Setup of job 8744:
## iir_variable_filter
module iir_variable_filter
#(
    parameter DATA_IN_WIDTH  = 16,
    parameter DATA_OUT_WIDTH = 32,
    parameter TAP_WIDTH      = 16,
    parameter FF_TAP_COUNT   = 4,
    parameter FB_TAP_COUNT   = 3,
    parameter NUM_LP_FILTERS = 20
)
(
    input  wire                               clk,
    input  wire                               reset_n,
    input  wire        [8:0]                  filter_index,
    input  wire signed [DATA_IN_WIDTH-1:0]    data_in,
    output wire signed [DATA_OUT_WIDTH-1:0]   data_out
);
    wire [FF_TAP_COUNT*TAP_WIDTH-1:0] B_flat;
    wire [FB_TAP_COUNT*TAP_WIDTH-1:0] A_flat;
    coeff_selector #(
        .TAP_WIDTH(TAP_WIDTH),
        .FF_TAP_COUNT(FF_TAP_COUNT),
        .FB_TAP_COUNT(FB_TAP_COUNT),
        .NUM_LP_FILTERS(NUM_LP_FILTERS)
    ) coeff_sel (
        .filter_index(filter_index),
        .B_flat(B_flat),
        .A_flat(A_flat)
    );
    iir_filter #(
        .DATA_IN_WIDTH(DATA_IN_WIDTH),
        .DATA_OUT_WIDTH(DATA_OUT_WIDTH),
        .TAP_WIDTH(TAP_WIDTH),
        .FF_TAP_COUNT(FF_TAP_COUNT),
        .FB_TAP_COUNT(FB_TAP_COUNT)
    ) IIR (
        .clk(clk),
        .reset_n(reset_n),
        .data_in(data_in),
        .data_out(data_out),
        .B_flat(B_flat),
        .A_flat(A_flat)
    );
endmodule
For scale: ~8000 cells after synthesis, ~120 flip-flops, about 59 I/O pins.
clock: 12.2 ns
lec_check: 0
cap_margin: 20
core_margin: 2
core_utilization: 72
gpl_timing_driven: 1
max_routing_layer: met4
min_routing_layer: met1
place_density_lb_addon: 0.0
setup_slack_margin: -0.66
slew_margin: 30
tns_end_percent: 25
run.sh (not shown) runs the stock make flow with config.mk's settings and CLKGATE_MAP_FILE=.
Job 8744 ran in full, but the layout does not pass; the checks complain about setup timing.
[inputs] job 747 vs job 8744
- a change of SETUP_SLACK_MARGIN from -0.66 to 1.98
- a change of CAP_MARGIN from 20 to 15
- a deleted PLACE_DENSITY_LB_ADDON that had been 0.0
- an added ABC_AREA of 1
- an added HOLD_SLACK_MARGIN of -0.05
- an added CTS_CLUSTER_DIAMETER of 235
- a change of SLEW_MARGIN from 30 to 5
- a change of the clock period (ns, I/O delays scaled along) from 12.2 to 8.18
--- outcome ---
To summarise job 747: no stage aborted, but the layout did not pass its checks, failing on setup timing.
Status: worst clock skew parity (job 747, job 8744)
For job 5567, these inputs were changed with respect to job 747:
- a change of SLEW_MARGIN from 5 to 30
- a change of TNS_END_PERCENT from 25 to 5
### Flow results
- The final report for job 5567 shows a completed flow and a layout that fails verification, specifically setup timing.
- For fraction of area in registers, job 5567 and job 747 come out practically identical.
- [job 5567] met1 capacity usage during global routing fell 0.26 points relative to job 747
- Job 747 → job 5567: total area of multi-input combinational cells was more or less identical, count of clock-buffer cells in the layout went up by 1.

iir_variable_filter again, from the RTL that the note above started with.
==> flow/config.mk <==
export PLATFORM = sky130hd
export DESIGN_NAME = iir_variable_filter
export DESIGN_NICKNAME = iir_variable_filter
export VERILOG_FILES = /design/flow/design.v
export SDC_FILE = /design/flow/constraint.sdc
export NUM_CORES = 4
export LEC_CHECK = 0
export ABC_AREA = 1
export CAP_MARGIN = 0
export CORE_MARGIN = 2
export CORE_UTILIZATION = 72
export CTS_CLUSTER_DIAMETER = 396
export CTS_CLUSTER_SIZE = 13
export PLACE_DENSITY_LB_ADDON = 0.15
export SETUP_SLACK_MARGIN = 1.37
export SLEW_MARGIN = 20
==> flow/constraint.sdc <==
create_clock -name core_clock -period 6.81 [get_ports {clk}]
set_input_delay 1.3620 -clock core_clock [delete_from_list [all_inputs] [get_ports {clk}]]
set_output_delay 1.3620 -clock core_clock [all_outputs]
set_load 0.01 [all_outputs]
The starting point ran to the end with violations: setup timing.
Rerun with:
ABC_AREA = default   (was 1)
CAP_MARGIN = 20   (was 0)
CORE_UTILIZATION = 9   (was 72)
CTS_CLUSTER_DIAMETER = default   (was 396)
CTS_CLUSTER_SIZE = default   (was 13)
PLACE_DENSITY_LB_ADDON = default   (was 0.15)
SETUP_SLACK_MARGIN = default   (was 1.37)
clock period = 16.0 ns   (was 6.81 ns; I/O delays follow)
Now the flow completed with no timing, DRC or antenna violations.
Sequential share of layout area hardly moves.
Worst hold slack is worse by 0.077 ns.
Synthesized area rises slightly.
Global-route usage falls by 53 points.
Rerun with:
ABC_AREA = 1   (was default)
CORE_UTILIZATION = 72   (was 9)
CTS_CLUSTER_DIAMETER = 396   (was default)
clock period = 6.81 ns   (was 16.0 ns; I/O delays follow)
Outcome: The new run produced a layout that fails on setup timing. Global-route usage came out higher by 52 points. Worst hold slack gets worse by 0.011 ns. Flip-flop count is unchanged. First-iteration DRC count came out higher by 130%. Non-clock buffer count came out higher by 918. Via count came out higher by 27%.
Rerun with:
ABC_AREA = default   (was 1)
CORE_UTILIZATION = 40   (was 72)
CTS_CLUSTER_DIAMETER = default   (was 396)
clock period = 24.5 ns   (was 6.81 ns; I/O delays follow)
Outcome: Now the flow finished with timing, DRC and antenna clean. Setup slack is better by 10 ns. Sequential share of layout area came out higher by 0.36 points. Non-clock buffer count came out lower by 1027. Routed wire length came out lower by 21%. Clock-buffer cell count came out higher by 3. Design area came out lower by 9.2%. Global-route usage came out lower by 32 points. First-iteration DRC count came out lower by 60%.
Rerun with:
CORE_UTILIZATION = 71   (was 40)
HOLD_SLACK_MARGIN = -0.09   (was default)
clock period = 12.5 ns   (was 24.5 ns; I/O delays follow)
=> Now the flow completed, yet does not pass: setup timing; critical path depth increases by 3; routed wire length increases by 3.5%; worst setup slack loses 6.2 ns.

iir_variable_filter again, from the RTL that the note above started with.
==> flow/design.v (excerpt) <==
module iir_variable_filter
#(
    parameter DATA_IN_WIDTH  = 16,
    parameter DATA_OUT_WIDTH = 32,
    parameter TAP_WIDTH      = 16,
    parameter FF_TAP_COUNT   = 4,
    parameter FB_TAP_COUNT   = 3,
    parameter NUM_LP_FILTERS = 20
)
(
    input  wire                               clk,
    input  wire                               reset_n,
    input  wire        [8:0]                  filter_index,
    input  wire signed [DATA_IN_WIDTH-1:0]    data_in,
    output wire signed [DATA_OUT_WIDTH-1:0]   data_out
);
Settings: LEC_CHECK=0, CAP_MARGIN=35, CORE_ASPECT_RATIO=0.55, CORE_MARGIN=6, CORE_UTILIZATION=49, CTS_CLUSTER_DIAMETER=137, GPL_ROUTABILITY_DRIVEN=1, GPL_TIMING_DRIVEN=1, HOLD_SLACK_MARGIN=-0.07, MAX_ROUTING_LAYER=met4, MIN_ROUTING_LAYER=met1, PLACE_DENSITY_LB_ADDON=0.0, SETUP_SLACK_MARGIN=-1.39, SLEW_MARGIN=25, TNS_END_PERCENT=15; clock period 22.1 ns.
==> next run, changes <==
==> flow/config.mk (replaced) <==
export PLATFORM = sky130hd
export DESIGN_NAME = iir_variable_filter
export DESIGN_NICKNAME = iir_variable_filter
export VERILOG_FILES = /design/flow/design.v
export SDC_FILE = /design/flow/constraint.sdc
export NUM_CORES = 4
export LEC_CHECK = 0
export CAP_MARGIN = 20
export CORE_MARGIN = 2
export CORE_UTILIZATION = 65
export GPL_TIMING_DRIVEN = 1
export HOLD_SLACK_MARGIN = 0.24
export MAX_ROUTING_LAYER = met4
export MIN_ROUTING_LAYER = met1
export SLEW_MARGIN = 5
export TNS_END_PERCENT = 25
==> flow/constraint.sdc (replaced) <==
create_clock -name core_clock -period 11.3 [get_ports {clk}]
set_input_delay 2.2600 -clock core_clock [delete_from_list [all_inputs] [get_ports {clk}]]
set_output_delay 2.2600 -clock core_clock [all_outputs]
set_load 0.01 [all_outputs]
Outcome: The changed run completed and failed the layout checks on setup timing. Area after synthesis stays the same. Design area rises by 6.6%. Setup slack gets worse by 4900 ps. Sequential cell count does not change. Die size falls by 28%.
==> next run, changes <==
--- a/flow/config.mk
+++ b/flow/config.mk
@@ -9,2 +9,4 @@
-export CORE_MARGIN = 2
-export CORE_UTILIZATION = 65
+export CORE_MARGIN = 6
+export CORE_UTILIZATION = 72
+export CTS_CLUSTER_DIAMETER = 36
+export CTS_CLUSTER_SIZE = 37
@@ -14,0 +17,2 @@
+export PLACE_DENSITY = 0.64
+export SETUP_SLACK_MARGIN = -0.63
==> flow/constraint.sdc (replaced) <==
create_clock -name core_clock -period 7.48 [get_ports {clk}]
set_input_delay 1.4960 -clock core_clock [delete_from_list [all_inputs] [get_ports {clk}]]
set_output_delay 1.4960 -clock core_clock [all_outputs]
set_load 0.01 [all_outputs]
Effect: The new run completed and failed the layout checks on setup timing. Worst setup slack loses 3100 ps. Routed wire length climbs by 3.4%. Die area drops by 5.1%.
==> next run, changes <==
--- a/flow/config.mk
+++ b/flow/config.mk
@@ -10,3 +10,4 @@
-export CORE_UTILIZATION = 72
-export CTS_CLUSTER_DIAMETER = 36
-export CTS_CLUSTER_SIZE = 37
+export CORE_UTILIZATION = 49
+export CTS_CLUSTER_DIAMETER = 296
+export CTS_CLUSTER_SIZE = 98
+export GPL_ROUTABILITY_DRIVEN = 0
@@ -15 +16 @@
-export MAX_ROUTING_LAYER = met4
+export MAX_ROUTING_LAYER = met5
@@ -17,2 +18 @@
-export PLACE_DENSITY = 0.64
-export SETUP_SLACK_MARGIN = -0.63
+export PLACE_DENSITY = 0.46
==> flow/constraint.sdc (replaced) <==
create_clock -name core_clock -period 16.8 [get_ports {clk}]
set_input_delay 3.3600 -clock core_clock [delete_from_list [all_inputs] [get_ports {clk}]]
set_output_delay 3.3600 -clock core_clock [all_outputs]
set_load 0.01 [all_outputs]
Result: The changed run went through all stages and came out clean. Core utilization came out lower by 32 points. Worst setup slack is better by 5300 ps. Cell count came out lower by 1.2%.

job 2816:
Starting RTL as in the previous note.
## iir_variable_filter
module iir_variable_filter
#(
    parameter DATA_IN_WIDTH  = 16,
    parameter DATA_OUT_WIDTH = 32,
    parameter TAP_WIDTH      = 16,
    parameter FF_TAP_COUNT   = 4,
    parameter FB_TAP_COUNT   = 3,
    parameter NUM_LP_FILTERS = 20
)
(
    input  wire                               clk,
    input  wire                               reset_n,
    input  wire        [8:0]                  filter_index,
    input  wire signed [DATA_IN_WIDTH-1:0]    data_in,
    output wire signed [DATA_OUT_WIDTH-1:0]   data_out
);
    wire [FF_TAP_COUNT*TAP_WIDTH-1:0] B_flat;
    wire [FB_TAP_COUNT*TAP_WIDTH-1:0] A_flat;
    coeff_selector #(
        .TAP_WIDTH(TAP_WIDTH),
        .FF_TAP_COUNT(FF_TAP_COUNT),
        .FB_TAP_COUNT(FB_TAP_COUNT),
        .NUM_LP_FILTERS(NUM_LP_FILTERS)
    ) coeff_sel (
        .filter_index(filter_index),
        .B_flat(B_flat),
        .A_flat(A_flat)
    );
    iir_filter #(
        .DATA_IN_WIDTH(DATA_IN_WIDTH),
        .DATA_OUT_WIDTH(DATA_OUT_WIDTH),
        .TAP_WIDTH(TAP_WIDTH),
        .FF_TAP_COUNT(FF_TAP_COUNT),
        .FB_TAP_COUNT(FB_TAP_COUNT)
    ) IIR (
        .clk(clk),
        .reset_n(reset_n),
        .data_in(data_in),
        .data_out(data_out),
        .B_flat(B_flat),
        .A_flat(A_flat)
    );
endmodule
==> flow/config.mk <==
export PLATFORM = sky130hd
export DESIGN_NAME = iir_variable_filter
export DESIGN_NICKNAME = iir_variable_filter
export VERILOG_FILES = /design/flow/design.v
export SDC_FILE = /design/flow/constraint.sdc
export NUM_CORES = 4
export LEC_CHECK = 0
export ABC_AREA = 0
export CAP_MARGIN = 20
export CORE_MARGIN = 2
export CORE_UTILIZATION = 72
export CTS_CLUSTER_DIAMETER = 396
export CTS_CLUSTER_SIZE = 99
export PLACE_DENSITY = 0.42
export SETUP_SLACK_MARGIN = 2.39
export SLEW_MARGIN = 20
export TNS_END_PERCENT = 5
==> flow/constraint.sdc <==
create_clock -name core_clock -period 8.18 [get_ports {clk}]
set_input_delay 1.6360 -clock core_clock [delete_from_list [all_inputs] [get_ports {clk}]]
set_output_delay 1.6360 -clock core_clock [all_outputs]
set_load 0.01 [all_outputs]
Completing all stages was not enough for job 2816: its layout failed the final checks because of negative setup slack.
Here is what was changed in the inputs of job 1214 compared with job 2816.
# job 2816
export LEC_CHECK = 0
export ABC_AREA = 0
export CAP_MARGIN = 20
export CORE_MARGIN = 2
export CORE_UTILIZATION = 72
export CTS_CLUSTER_DIAMETER = 396
export CTS_CLUSTER_SIZE = 99
export PLACE_DENSITY = 0.42
export SETUP_SLACK_MARGIN = 2.39
export SLEW_MARGIN = 20
export TNS_END_PERCENT = 5
create_clock -name core_clock -period 8.18 [get_ports {clk}]
# job 1214
export LEC_CHECK = 0
export CAP_MARGIN = 20
export CORE_MARGIN = 2
export CORE_UTILIZATION = 65
export SLEW_MARGIN = 20
create_clock -name core_clock -period 16.0 [get_ports {clk}]
- Looking at the reports, job 1214 completed the entire flow and the layout it produced met the timing, DRC and antenna checks.
- Higher clock transition at the registers of the reported paths was reported by job 2816, not job 1214.
- On normalized max-slew margin, the higher figure sits with job 2816, not job 1214.
## Diff of input files: job 4734 against job 1214
# job 1214
export LEC_CHECK = 0
export CAP_MARGIN = 20
export CORE_MARGIN = 2
export CORE_UTILIZATION = 65
export SLEW_MARGIN = 20
create_clock -name core_clock -period 16.0 [get_ports {clk}]
# job 4734
export LEC_CHECK = 0
export CAP_MARGIN = 10
export CORE_MARGIN = 2
export CORE_UTILIZATION = 72
export SLEW_MARGIN = 20
create_clock -name core_clock -period 13.0 [get_ports {clk}]
--- outcome ---
Of job 1214 and job 4734, only job 1214 finishes the flow clean.
Every stage of job 4734 finished as expected; the final checks, on the other hand, flagged negative setup slack, which means the layout fails.
Taking job 1214 as the reference, in job 4734 transition time at the pin with the least slew margin saw an increase; post-synthesis cell area flat; final standard cell count with taps included and fillers excluded went up; port buffer count was more or less identical.
What job 5065 does differently from job 4734 at the input level:
# job 4734
export LEC_CHECK = 0
export CAP_MARGIN = 10
export CORE_MARGIN = 2
export CORE_UTILIZATION = 72
export SLEW_MARGIN = 20
create_clock -name core_clock -period 13.0 [get_ports {clk}]
# job 5065
export LEC_CHECK = 0
export CAP_MARGIN = 20
export CORE_MARGIN = 2
export CORE_UTILIZATION = 51
export SLEW_MARGIN = 20
create_clock -name core_clock -period 4.77 [get_ports {clk}]
### Flow results
Compared with job 4734, in job 5065 wire length per cell after detailed routing fell by 6.7%, total negative slack for setup checks fell by 117.29 ns, cell area rose by 6.6%.
Sequential share of layout area for job 5065 is lower than for job 4734.
Diff job 4734..job 5065 | number of hold violations in the final report | unchanged
Remaining max-slew budget at the tightest pin | job 5065 above job 4734
Class of the tightest hold or removal check = in2async: job 5065; class of the tightest hold or removal check = reg2reg: job 4734
Complete run, failing final checks: job 5065, reason negative setup slack.
Changes observed in job 5065 relative to job 4734: register-to-register slack lost 7.50 ns, die height higher.
Comparing total of endpoints with negative setup slack in the final report for job 5065 and job 4734, the bigger number came from job 5065.
In the final design statistics, job 5065 uses more standard cells in total than job 4734.
Inputs modified between job 5065 and job 1890:
# job 5065
export LEC_CHECK = 0
export CAP_MARGIN = 20
export CORE_MARGIN = 2
export CORE_UTILIZATION = 51
export SLEW_MARGIN = 20
create_clock -name core_clock -period 4.77 [get_ports {clk}]
# job 1890
export LEC_CHECK = 0
export CAP_MARGIN = 20
export CORE_MARGIN = 2
export CORE_UTILIZATION = 40
export SLEW_MARGIN = 20
create_clock -name core_clock -period 14.7 [get_ports {clk}]
Results
Ran to the end and failed final checks on negative setup slack: job 5065. Job 1890 went all the way through synthesis, placement and routing and the layout is clean on timing, DRC and antenna. On cell count, job 1890 and job 5065 are neck and neck. Core utilization is lower on job 1890. Number of filler cells placed in the layout, job 1890 vs job 5065: up by more than a quarter. met1 wire length in job 1890 is 1.5% below job 5065. Job 5065 has a higher routed wire length than job 1890. Compared with job 5065, job 1890 shows a final count of negative-setup-slack endpoints that is 19 lower. Job 1890 ended up with reg2reg as its class of the most critical hold timing path; job 5065 ended up with in2async. Detailed router's first-iteration violation count: job 1890 vs job 5065 up about 11%.
